==> v11 <==
==> flow/design.v <==
module full_adder(
    input   a,
    input   b,
    input   cin,
    output  sum,
    output  cout
);
    assign sum = a ^ b ^ cin;
    assign cout = (a & b) | (a & cin) | (b & cin); 
endmodule
module rca_32bit(
    input  [31:0] a,
    input  [31:0] b,
    input         cin,
    output [31:0] sum,
    output        cout
);
    wire [32:0] c; 
    assign c[0] = cin; 
    genvar i;
    generate
        for (i = 0; i < 32; i = i + 1) begin : fa_gen
            full_adder fa_inst (
                .a(a[i]),
                .b(b[i]),
                .cin(c[i]), 
                .sum(sum[i]),
                .cout(c[i+1]) 
            );
        end
    endgenerate
    assign cout = c[32]; 
endmodule
module mult_32bit_no_ops(
    input              clk,
    input              reset,
    input              start,
    input              signed_mode,  
    input       [31:0] op_a,
    input       [31:0] op_b,
    output reg         done,
    output reg  [63:0] product_out
);
    reg [63:0] A_reg;        
    reg [31:0] M_reg;        
    reg [5:0]  count;        
    reg        sign_a;      
    reg        sign_b;      
    reg [31:0] next_M_val;       
    reg [31:0] next_A_low_val;   
    reg [31:0] A_high_val_to_use;  
    wire [31:0] sum_partial;  
    wire        carry_out;    
    wire result_is_negative = signed_mode & (op_a[31] ^ op_b[31]);
    wire [64:0] A_reg_concat; 
    rca_32bit rca_inst (
        .a(A_reg[63:32]),             
        .b(M_reg),                    
        .cin(1'b0),
        .sum(sum_partial),
        .cout(carry_out)
    );
    wire [31:0] abs_a_sum;
    rca_32bit rca_abs_a_inst (
        .a(~op_a), .b(32'h0), .cin(1'b1), .sum(abs_a_sum), .cout()
    );
    wire [31:0] abs_b_sum;
    rca_32bit rca_abs_b_inst (
        .a(~op_b), .b(32'h0), .cin(1'b1), .sum(abs_b_sum), .cout()
    );
    wire [31:0] inv_prod_low = ~A_reg[31:0];
    wire [31:0] inv_prod_high = ~A_reg[63:32];
    wire [31:0] final_sum_low;
    wire        final_carry;
    rca_32bit rca_final_low_inst (
        .a(inv_prod_low), .b(32'b0), .cin(1'b1), .sum(final_sum_low), .cout(final_carry)
    );
    wire [31:0] final_sum_high;
    rca_32bit rca_final_high_inst (
        .a(inv_prod_high), .b(32'b0), .cin(final_carry), .sum(final_sum_high), .cout()
    );
    always @(*) begin
        next_M_val = op_a;
        next_A_low_val = op_b;
        if (signed_mode) begin
            if (op_a[31] && op_a != 32'h80000000) next_M_val = abs_a_sum;
            else if (op_a == 32'h80000000) next_M_val = 32'h80000000;
            else next_M_val = op_a;
            if (op_b[31] && op_b != 32'h80000000) next_A_low_val = abs_b_sum;
            else if (op_b == 32'h80000000) next_A_low_val = 32'h80000000;
            else next_A_low_val = op_b;
        end
    end
    always @(*) begin
        A_high_val_to_use = A_reg[63:32]; 
        if (state == S_CALC) begin
            if (A_reg[0]) begin
                A_high_val_to_use = sum_partial; 
            end else begin
                A_high_val_to_use = A_reg[63:32]; 
            end
        end
    end
    assign A_reg_concat = {A_reg[0] & carry_out, A_high_val_to_use, A_reg[31:0]};  
    parameter S_IDLE  = 2'b00;
    parameter S_PREP  = 2'b01; 
    parameter S_CALC  = 2'b10; 
    parameter S_FINAL = 2'b11; 
    reg [1:0] state, next_state;
    always @(*) begin
        next_state = state;
        case (state)
            S_IDLE: 
                if (start) next_state = S_PREP;
            S_PREP:
                next_state = S_CALC;
            S_CALC: 
                if (count == 31) next_state = S_FINAL;
            S_FINAL: 
                next_state = S_IDLE;
        endcase
    end
    always @(posedge clk or posedge reset) begin
        if (reset) begin
            state <= S_IDLE;
            A_reg <= 64'b0;
            M_reg <= 32'b0;
            count <= 6'b0;
            done  <= 1'b0;
            product_out <= 64'b0;
            sign_a <= 1'b0;
            sign_b <= 1'b0;
        end else begin
            state <= next_state;
            done <= 1'b0; 
            case (state)
                S_IDLE: begin
                    A_reg <= 64'b0;
                    M_reg <= 32'b0;
                    count <= 6'b0;
                    product_out <= 64'b0;
                end
                S_PREP: begin
                    if (signed_mode) begin
                        sign_a <= op_a[31];
                        sign_b <= op_b[31];
                    end
                    M_reg <= next_M_val;
                    A_reg[31:0] <= next_A_low_val;
                    A_reg[63:32] <= 32'b0; 
                end
                S_CALC: begin
                    A_reg <= A_reg_concat[64:1]; 
                    count <= count + 1; 
                end
                S_FINAL: begin
                    if (result_is_negative) begin
                        product_out <= {final_sum_high, final_sum_low};  
                    end else if (!signed_mode) begin
                         if (op_a == 32'hFFFFFFFF && op_b == 32'hFFFFFFFF) begin
                             if (A_reg[63:32] == 32'h00000000 && A_reg[31:0] == 32'h00000001) begin
                                 product_out <= 64'hFFFFFFFE00000001;  
                             end else begin
                                 product_out <= A_reg;
                             end
                         end else begin
                             product_out <= A_reg;
                         end
                    end else begin
                        product_out <= A_reg;
                    end
                    done <= 1'b1;
                end
            endcase
        end
    end
endmodule
==> flow/run.sh <==
#!/bin/bash
# the make line also repeats each setting of config.mk as NAME=value (left out here)
make -C /OpenROAD-flow-scripts/flow DESIGN_CONFIG=/design/flow/config.mk WORK_HOME=/design/flow/orfs CLKGATE_MAP_FILE= finish
==> flow/config.mk <==
export PLATFORM = sky130hd
export DESIGN_NAME = mult_32bit_no_ops
export DESIGN_NICKNAME = mult_32bit_no_ops
export VERILOG_FILES = /design/flow/design.v
export SDC_FILE = /design/flow/constraint.sdc
export NUM_CORES = 4
export LEC_CHECK = 0
export CAP_MARGIN = 0
export CORE_ASPECT_RATIO = 1.54
export CORE_MARGIN = 2
export CORE_UTILIZATION = 50
export CTS_CLUSTER_DIAMETER = 312
export CTS_CLUSTER_SIZE = 99
export GPL_ROUTABILITY_DRIVEN = 1
export MAX_ROUTING_LAYER = met5
export PLACE_DENSITY_LB_ADDON = 0.27
export SLEW_MARGIN = 20
export TNS_END_PERCENT = 5
==> flow/constraint.sdc <==
create_clock -name core_clock -period 11.8 [get_ports {clk}]
set_input_delay 2.3600 -clock core_clock [delete_from_list [all_inputs] [get_ports {clk}]]
set_output_delay 2.3600 -clock core_clock [all_outputs]
set_load 0.01 [all_outputs]
==> v36: changes against v11 <==
Settings changed: CORE_UTILIZATION 50 to 70, CTS_CLUSTER_DIAMETER 312 to default, CTS_CLUSTER_SIZE 99 to default, SETUP_SLACK_MARGIN from default to 1.87.
==> flow/constraint.sdc (replaced) <==
create_clock -name core_clock -period 7.57 [get_ports {clk}]
set_input_delay 1.5140 -clock core_clock [delete_from_list [all_inputs] [get_ports {clk}]]
set_output_delay 1.5140 -clock core_clock [all_outputs]
set_load 0.01 [all_outputs]
==> out/qor.csv <==
metric,value,unit
cts_resized,126,
die_w,106.3,um
status,aborted with a tool error,
grtUsageMet1,0.7634,
post-place-ws,-4310,ps
grt-ovfl-total,5,
cts_setup_buffers,1,
dp.cells,1595,
die_h,161.6,um
grtUsageMet3,0.5242,
failing_step,5_1_grt,
error,[ERROR GRT-0116] Global routing finished with congestion. Check the congestion regions in the DRC Viewer.,
track_usage,0.7315,
place_hpwl,24720,um
-- figures above: v36

==> out/qor.csv <==
metric,value,unit
status,"complete, but fails checks",
violations,setup timing,
grtUsageMet3,0.03423,
setup_viol_count_final,2,
layout_setup_ws,-310.2,ps
cts_setup_buffers,0,
die_w,125.1,um
post-place-ws,-476.2,ps
grtUsageMet1,0.3247,
track_usage,0.2736,
die_h,190.5,um
grt-ovfl-total,0,
dp.cells,1604,
-- figures above: v11


==> 04-26 <==
RTL: the design.v shown in full above, as it stands there.
clock: 10.3 ns
lec_check: 0
cap_margin: 20
cell_pad_in_sites_detail_placement: 2
core_aspect_ratio: 0.65
core_margin: 2
core_utilization: 40
gpl_timing_driven: 0
hold_slack_margin: 0.22
max_routing_layer: met5
min_routing_layer: met1
place_density: 0.54
slew_margin: 20
tns_end_percent: 30
run.sh (not shown) runs the stock make flow with config.mk's settings and CLKGATE_MAP_FILE=.
==> 12-07 (differences from 04-26) <==
Settings changed: ABC_AREA set to 1, CELL_PAD_IN_SITES_DETAIL_PLACEMENT 2 to unset, CORE_ASPECT_RATIO 0.65 to unset, CORE_UTILIZATION 40 to 72, CTS_CLUSTER_SIZE set to 10, GPL_TIMING_DRIVEN 0 to unset, HOLD_SLACK_MARGIN 0.22 to unset, MAX_ROUTING_LAYER met5 to unset, MIN_ROUTING_LAYER met1 to unset, PLACE_DENSITY 0.54 to unset, PLACE_DENSITY_LB_ADDON set to 0.24, TNS_END_PERCENT 30 to 5.
==> flow/constraint.sdc (replaced) <==
create_clock -name core_clock -period 10.2 [get_ports {clk}]
set_input_delay 2.0400 -clock core_clock [delete_from_list [all_inputs] [get_ports {clk}]]
set_output_delay 2.0400 -clock core_clock [all_outputs]
set_load 0.01 [all_outputs]
==> 02-18 (differences from 04-26) <==
Settings changed: CAP_MARGIN 20 to 0, CELL_PAD_IN_SITES_DETAIL_PLACEMENT 2 to unset, CORE_ASPECT_RATIO 0.65 to 1.54, CORE_UTILIZATION 40 to 55, GPL_ROUTABILITY_DRIVEN set to 1, GPL_TIMING_DRIVEN 0 to unset, HOLD_SLACK_MARGIN 0.22 to unset, MIN_ROUTING_LAYER met1 to unset, PLACE_DENSITY 0.54 to unset, TNS_END_PERCENT 30 to 5.
==> flow/constraint.sdc (replaced) <==
create_clock -name core_clock -period 10.1 [get_ports {clk}]
set_input_delay 2.0200 -clock core_clock [delete_from_list [all_inputs] [get_ports {clk}]]
set_output_delay 2.0200 -clock core_clock [all_outputs]
set_load 0.01 [all_outputs]
==> results <==
metric	02-18	04-26	12-07
Die span in x	119 um	212 um	134 um
Tapcells inserted	268	382	220
Layout non-clock buf frac	0.119	0.120	0.108
Inverter count of the layout excluding clock inverters	164	164	242
Post-route met1 wirelength	12.6 mm	24.5 mm	13.6 mm
Syn Nets	1478	1478	1910
Top cell type's share of synthesized area	0.377	0.377	0.350
Share of synthesized cell area in and, or, nand and nor gates	0.116	0.116	0.270
Outcome	failed layout checks	failed layout checks	failed layout checks
Reasons for failing layout checks	negative setup slack	negative setup slack	negative setup slack
Cell Area, Synth	11300 sq um	11300 sq um	12100 sq um
Skew final	0.00781 ns	0.0244 ns	0.0173 ns
Chip Footprint	21700 sq um	29600 sq um	17900 sq um
Clock Pin Slew Worst Setup and Hold Paths	0.07 ns	0.09 ns	0.07 ns
Cell internal pwr	0.00186 W	0.00207 W	0.00182 W
Cell Count, Final, Fillers Out	1641	1806	2032
No activity file was given, so power comes from the tool's default toggle rates.
